==> run a: inputs <==
==> flow/design.v <==
module circle(input logic clk, input logic rst_n, input logic [2:0] colour,
              input logic [7:0] centre_x, input logic [6:0] centre_y, input logic [7:0] radius,
              input logic start, output logic done,
              output logic [7:0] vga_x, output logic [6:0] vga_y,
              output logic [2:0] vga_colour, output logic vga_plot);
logic y_increment, x_increment, crit1_increment, crit2_increment, loop_start, plot;
logic [9:0] offset_x, next_vgax, offset_y, next_vgay, crit;
logic [3:0] state, next_state, which_octant; 
assign vga_colour = colour; 
localparam x_dimension = 159; 
localparam y_dimension = 119;  
localparam RESET = 4'b0000;
localparam START_DRAWING = 4'b0001;
localparam BIG_LOOP = 4'b0010;
localparam OCTANT_1 = 4'b0011;
localparam OCTANT_2 = 4'b0100;
localparam OCTANT_3 = 4'b0101;
localparam OCTANT_4 = 4'b0110;
localparam OCTANT_5 = 4'b0111;
localparam OCTANT_6 = 4'b1000;
localparam OCTANT_7 = 4'b1001;
localparam OCTANT_8 = 4'b1010;
localparam INCREMENT_Y = 4'b1011;
localparam INCREMENT_CRIT1 = 4'b1100;
localparam INCREMENT_CRIT2 = 4'b1101;
localparam DONE_ALL = 4'b1110;
always_ff @(posedge clk or negedge rst_n) begin 
	if(!rst_n) state = RESET; 
	else state = next_state; 
end  
always_comb begin 
	if (plot ==1 && $signed(next_vgax) >= 0 && $signed(next_vgax) <= x_dimension && $signed(next_vgay) >= 0 && $signed(next_vgay) <= y_dimension)
		vga_plot = 1;
	else vga_plot = 0;
end
always_ff @(posedge clk) begin
	if(loop_start == 1) offset_y <= 10'd0; 
	else if (y_increment) offset_y <= offset_y + 10'd1;
	else offset_y <= offset_y;
end
always_ff @ (posedge clk) begin
	if(loop_start == 1) offset_x <= radius;
	else if (x_increment) offset_x <= offset_x - 10'd1;
	else offset_x <= offset_x;
end
always_ff @ (posedge clk) begin
	if(loop_start == 1) crit <= 10'd1 - radius;
	else if (crit1_increment) crit <= crit + (10'd2 * offset_y) + 10'd1; 
	else if (crit2_increment) crit <= crit + (10'd2 * (offset_y - offset_x)) + 10'd1;
	else crit <= crit;
end  
always_ff @(posedge clk) begin 
	if (loop_start == 1) begin
		next_vgax = centre_x + radius;
		next_vgay = centre_y; end
	else
	case(which_octant) 
	4'd1: begin
		next_vgax = centre_x + offset_x;
		next_vgay = centre_y + offset_y; end
	4'd2: begin
		next_vgax = centre_x + offset_y;
		next_vgay = centre_y + offset_x; end
	4'd3: begin
		next_vgax = centre_x - offset_x;
		next_vgay = centre_y + offset_y; end
	4'd4: begin
		next_vgax = centre_x - offset_y;
		next_vgay = centre_y + offset_x; end
	4'd5: begin
		next_vgax = centre_x - offset_x;
		next_vgay = centre_y - offset_y; end
	4'd6: begin
		next_vgax = centre_x - offset_y;
		next_vgay = centre_y - offset_x; end
	4'd7: begin
		next_vgax = centre_x + offset_x;
		next_vgay = centre_y - offset_y; end
	4'd8: begin
		next_vgax = centre_x + offset_y;
		next_vgay = centre_y - offset_x; end
	default:  begin
		next_vgax = next_vgax;
		next_vgay = next_vgay; end
	endcase
end  
assign vga_x = next_vgax[7:0];
assign vga_y = next_vgay[6:0];
always_comb begin
	case(state)
	RESET: begin
		if (start) begin
			next_state = START_DRAWING; 
			end
		else next_state = RESET;
		end
	START_DRAWING: begin 
			next_state = BIG_LOOP; end 
	BIG_LOOP: begin  
			if ($signed(offset_y) <= $signed(offset_x)) next_state = OCTANT_1;  
			else next_state = DONE_ALL; 
		end
	OCTANT_1: next_state = OCTANT_2; 
	OCTANT_2: next_state = OCTANT_3;  
	OCTANT_3: next_state = OCTANT_4; 
	OCTANT_4: next_state = OCTANT_5; 
	OCTANT_5: next_state = OCTANT_6; 
	OCTANT_6: next_state = OCTANT_7;  
	OCTANT_7: next_state = OCTANT_8; 
	OCTANT_8: next_state = INCREMENT_Y; 
	INCREMENT_Y: next_state = INCREMENT_CRIT1; 
	INCREMENT_CRIT1: begin 
		if($signed(crit) <= 0) next_state = BIG_LOOP; 
		else next_state = INCREMENT_CRIT2;  
		end
	INCREMENT_CRIT2: next_state = BIG_LOOP; 
	DONE_ALL: next_state = DONE_ALL;  
	default: next_state = RESET;  
	endcase
end  
always_comb begin
	case(state) 
	RESET: begin
		loop_start = 0;
		which_octant = 0;
		plot = 0;
		x_increment = 0;
		y_increment = 0;
		crit1_increment = 0;
		crit2_increment  = 0;
		done = 0;
		end
	START_DRAWING: begin
		loop_start = 1;
		which_octant = 0;
		plot = 0;
		x_increment = 0;
		y_increment = 0;
		crit1_increment = 0;
		crit2_increment  = 0;
		done = 0;
		end
	BIG_LOOP: begin
		loop_start = 0;
		which_octant = 0;
		plot = 0;
		x_increment = 0;
		y_increment = 0;
		crit1_increment = 0;
		crit2_increment  = 0;
		done = 0;
		end
	OCTANT_1: begin
		loop_start = 0;
		which_octant = 4'd1;
		plot = 1;
		x_increment = 0;
		y_increment = 0;
		crit1_increment = 0;
		crit2_increment  = 0;
		done = 0;
		end
	OCTANT_2: begin
		loop_start = 0;
		which_octant = 4'd2;
		plot = 1;
		x_increment = 0;
		y_increment = 0;
		crit1_increment = 0;
		crit2_increment  = 0;
		done = 0;
		end
	OCTANT_3: begin
		loop_start = 0;
		which_octant = 4'd3;
		plot = 1;
		x_increment = 0;
		y_increment = 0;
		crit1_increment = 0;
		crit2_increment  = 0;
		done = 0;
		end
	OCTANT_4: begin
		loop_start = 0;
		which_octant = 4'd4;
		plot = 1;
		x_increment = 0;
		y_increment = 0;
		crit1_increment = 0;
		crit2_increment  = 0;
		done = 0;
		end
	OCTANT_5: begin
		loop_start = 0;
		which_octant = 4'd5;
		plot = 1;
		x_increment = 0;
		y_increment = 0;
		crit1_increment = 0;
		crit2_increment  = 0;
		done = 0;
		end
	OCTANT_6: begin
		loop_start = 0;
		which_octant = 4'd6;
		plot = 1;
		x_increment = 0;
		y_increment = 0;
		crit1_increment = 0;
		crit2_increment  = 0;
		done = 0;
		end
	OCTANT_7: begin
		loop_start = 0;
		which_octant = 4'd7;
		plot = 1;
		x_increment = 0;
		y_increment = 0;
		crit1_increment = 0;
		crit2_increment  = 0;
		done = 0;
		end
	OCTANT_8: begin
		loop_start = 0;
		which_octant = 4'd8;
		plot = 1;
		x_increment = 0;
		y_increment = 0;
		crit1_increment = 0;
		crit2_increment  = 0;
		done = 0;
		end
	INCREMENT_Y: begin
		loop_start = 0;
		which_octant = 4'd8;
		plot = 1;
		x_increment = 0;
		y_increment = 1;
		crit1_increment = 0;
		crit2_increment  = 0;
		done = 0;
		end
	INCREMENT_CRIT1: begin
		if($signed(crit) <= 0) begin crit1_increment = 1; x_increment = 0; end 
		else begin x_increment = 1; crit1_increment = 0; end  
		loop_start = 0;
		which_octant = 0;
		plot = 0;
		y_increment = 0;
		crit2_increment  = 0;
		done = 0;
		end
	INCREMENT_CRIT2: begin
		loop_start = 0;
		which_octant = 0;
		plot = 0;
		x_increment = 0;
		y_increment = 0;
		crit1_increment = 0;
		crit2_increment  = 1;
		done = 0;
		end
	DONE_ALL: begin
		loop_start = 0;
		which_octant = 0;
		plot = 0;
		x_increment = 0;
		y_increment = 0;
		crit1_increment = 0;
		crit2_increment  = 0;
		done = 1;
		end
	default:  begin
		loop_start = 0;
		which_octant = 0;
		plot = 0;
		x_increment = 0;
		y_increment = 0;
		crit1_increment = 0;
		crit2_increment  = 0;
		done = 0;
		end
	endcase
end  
endmodule
module reuleaux(input logic clk, input logic rst_n, input logic [2:0] colour,
                input logic [7:0] centre_x, input logic [6:0] centre_y, input logic [7:0] diameter,
                input logic start, output logic done,
                output logic [7:0] vga_x, output logic [6:0] vga_y,
                output logic [2:0] vga_colour, output logic vga_plot);
localparam RESET = 4'b0000;
localparam CIRCLE_1 = 4'b0001;
localparam CIRCLE_2 = 4'b0010;
localparam CIRCLE_3 = 4'b0011;
localparam DONE = 4'b0100;
logic [7:0] corner_x1, corner_y1, corner_x2, corner_y2, corner_x3, corner_y3;
logic circle_1_start, circle_2_start, circle_3_start, circle_1_done, circle_2_done, circle_3_done, circle_1_plot, circle_2_plot, circle_3_plot; 
logic [7:0] circle_1_x, circle_2_x, circle_3_x;
logic [6:0] circle_1_y, circle_2_y, circle_3_y;
logic [3:0] state, next_state;
logic [2:0] circle_1_colour_out, circle_2_colour_out, circle_3_colour_out;
assign vga_colour = colour; 
assign corner_x1 = centre_x + (diameter / 2); 
assign corner_y1 = centre_y + (((diameter * 978122)/564719)/6);
assign corner_x2 = centre_x - (diameter / 2);
assign corner_y2 = centre_y + (((diameter * 978122)/564719)/6);
assign corner_x3 = centre_x;
assign corner_y3 = centre_y - (((diameter * 978122)/564719)/3);
circle circle_1(.clk(clk), .rst_n(rst_n),  .colour(colour),
	.centre_x(corner_x1), .centre_y(corner_y1), .radius(diameter),
	 .start(circle_1_start), .done(circle_1_done), .vga_x(circle_1_x), .vga_y(circle_1_y), 
	.vga_colour(circle_1_colour_out), .vga_plot(circle_1_plot) );
circle circle_2(.clk(clk), .rst_n(rst_n),  .colour(colour),
	.centre_x(corner_x2), .centre_y(corner_y2), .radius(diameter),
	 .start(circle_2_start), .done(circle_2_done), .vga_x(circle_2_x), .vga_y(circle_2_y), 
	.vga_colour(circle_2_colour_out), .vga_plot(circle_2_plot) );
circle circle_3(.clk(clk), .rst_n(rst_n),  .colour(colour),
	.centre_x(corner_x3), .centre_y(corner_y3), .radius(diameter),
	 .start(circle_3_start), .done(circle_3_done), .vga_x(circle_3_x), .vga_y(circle_3_y), 
	.vga_colour(circle_3_colour_out), .vga_plot(circle_3_plot) );
always_comb begin 
	if (circle_1_plot ==1 
			&& $signed(circle_1_x) >= $signed(0) 
			&& $signed(circle_1_x) <= $signed(corner_x3) 
			&& (circle_1_y) >= (corner_y3) 
			&& (circle_1_y) <= (corner_y2) 
		) begin
		vga_x = circle_1_x;
		vga_y = circle_1_y;
		vga_plot = circle_1_plot;
		end
	else if (circle_2_plot == 1 
			&& $signed(circle_2_x) >= $signed(corner_x3)
			&& $signed(circle_2_x) <= $signed(corner_x1) 
			&& (circle_2_y) >= (corner_y3) 
			&& (circle_2_y) <= (corner_y1) 
		) begin
		vga_x = circle_2_x;
		vga_y = circle_2_y;
		vga_plot = circle_2_plot;
		end
	else if (circle_3_plot == 1
			&& $signed(circle_3_x) >= $signed(corner_x2)
			&& $signed(circle_3_x) <= $signed(corner_x1)
			&& (circle_3_y) >= (corner_y3) 
			&& (circle_3_y) <= (corner_y1 + diameter) 
			) begin
		vga_x = circle_3_x;
		vga_y = circle_3_y;
		vga_plot = circle_3_plot;
		end
	else begin 
		vga_x = 0;
		vga_y = 0;
		vga_plot = 0;
		end
end
always_ff @(posedge clk or negedge rst_n) begin 
	if(!rst_n) state = RESET; 
	else state = next_state; 
end  
always_comb begin
	case(state)
	RESET: begin
		if (start) next_state = CIRCLE_1;
		else next_state = RESET;
		end
	CIRCLE_1: begin
		if (circle_1_done) next_state = CIRCLE_2;
		else next_state = CIRCLE_1;
		end
	CIRCLE_2: begin
		if (circle_2_done) next_state = CIRCLE_3;
		else next_state = CIRCLE_2;
		end
	CIRCLE_3: begin
		if (circle_3_done) next_state = DONE;
		else next_state = CIRCLE_3;
		end
	DONE: next_state = DONE;
	default: next_state = RESET;
	endcase
end
always_comb begin  
	case(state)
	RESET: begin
		circle_1_start = 0;
		circle_2_start = 0;
		circle_3_start = 0;
		done = 0; end
	CIRCLE_1:  begin
		circle_1_start = 1;
		circle_2_start = 0;
		circle_3_start = 0;
		done = 0; end
	CIRCLE_2: begin
		circle_1_start = 0;
		circle_2_start = 1;
		circle_3_start = 0;
		done = 0; end
	CIRCLE_3: begin
		circle_1_start = 0;
		circle_2_start = 0;
		circle_3_start = 1;
		done = 0; end
	DONE: begin
		circle_1_start = 0;
		circle_2_start = 0;
		circle_3_start = 0;
		done = 1; end
	default:  begin
		circle_1_start = 0;
		circle_2_start = 0;
		circle_3_start = 0;
		done = 0; end
	endcase
end  
endmodule
==> flow/run.sh <==
#!/bin/bash
# the make line also repeats each setting of config.mk as NAME=value (left out here)
make -C /OpenROAD-flow-scripts/flow DESIGN_CONFIG=/design/flow/config.mk WORK_HOME=/design/flow/orfs CLKGATE_MAP_FILE= finish
==> flow/config.mk <==
export PLATFORM = sky130hd
export DESIGN_NAME = reuleaux
export DESIGN_NICKNAME = reuleaux
export VERILOG_FILES = /design/flow/design.v
export SDC_FILE = /design/flow/constraint.sdc
export NUM_CORES = 4
export LEC_CHECK = 0
export ABC_AREA = 1
export CAP_MARGIN = 20
export CORE_ASPECT_RATIO = 0.51
export CORE_MARGIN = 2
export CORE_UTILIZATION = 72
export PLACE_DENSITY_LB_ADDON = 0.21
export SLEW_MARGIN = 20
==> flow/constraint.sdc <==
create_clock -name core_clock -period 26.6 [get_ports {clk}]
set_input_delay 5.3200 -clock core_clock [delete_from_list [all_inputs] [get_ports {clk}]]
set_output_delay 5.3200 -clock core_clock [all_outputs]
set_load 0.01 [all_outputs]
==> inputs of run b, as changes to run a <==
Settings changed: CORE_ASPECT_RATIO 0.51 to not set, CORE_UTILIZATION 72 to 40, CTS_CLUSTER_DIAMETER set to 324, CTS_CLUSTER_SIZE set to 99, PLACE_DENSITY_LB_ADDON 0.21 to not set, SETUP_SLACK_MARGIN set to -0.55.
==> flow/constraint.sdc (replaced) <==
create_clock -name core_clock -period 34.0 [get_ports {clk}]
set_input_delay 6.8000 -clock core_clock [delete_from_list [all_inputs] [get_ports {clk}]]
set_output_delay 6.8000 -clock core_clock [all_outputs]
set_load 0.01 [all_outputs]
==> inputs of run c, as changes to run a <==
Settings changed: CAP_MARGIN 20 to 5, CORE_ASPECT_RATIO 0.51 to 1.58, CTS_CLUSTER_DIAMETER set to 201, PLACE_DENSITY_LB_ADDON 0.21 to 0.24, SETUP_SLACK_MARGIN set to -2.0.
==> flow/constraint.sdc (replaced) <==
create_clock -name core_clock -period 27.1 [get_ports {clk}]
set_input_delay 5.4200 -clock core_clock [delete_from_list [all_inputs] [get_ports {clk}]]
set_output_delay 5.4200 -clock core_clock [all_outputs]
set_load 0.01 [all_outputs]
==> flow_metrics.env <==
# yosys + openroad results
export IMPL_die_w_um=169
export IMPL_so_faults="negative setup slack"
export IMPL_status="finished with violations"
export IMPL_chip_area_sq_mm=0.0448
export IMPL_core_area_sq_mm=0.0426
export IMPL_setup_violations=16
export IMPL_preCtsSetupSlack_ns=-0.765
export IMPL_setup_slack_ns=-0.980
# the run above: run c

==> flow_metrics.env <==
# flow metrics
export IMPL_chip_area_sq_mm=0.0448
export IMPL_core_area_sq_mm=0.0426
export IMPL_stop_stage="global routing"
export IMPL_portBuffers=42
export IMPL_avgSynthCellArea_sq_um=6.32
export IMPL_die_w_um=294
export IMPL_cts_made_buffers=17
export IMPL_yosys_area_sq_mm=0.0310
export IMPL_preCtsSetupSlack_ns=-1.06
export IMPL_status="stopped before the end"
export IMPL_synth_top_area_share_pct=15.0
export IMPL_ys_sh_adder_pct=18.0
# the run above: run a

==> flow_metrics.env <==
# yosys + openroad results
export IMPL_setup_slack_ns=1.24
export IMPL_setup_violations=0
export IMPL_die_w_um=282
export IMPL_status="finished clean"
export IMPL_core_area_sq_mm=0.0771
export IMPL_preCtsSetupSlack_ns=0.730
# the run above: run b

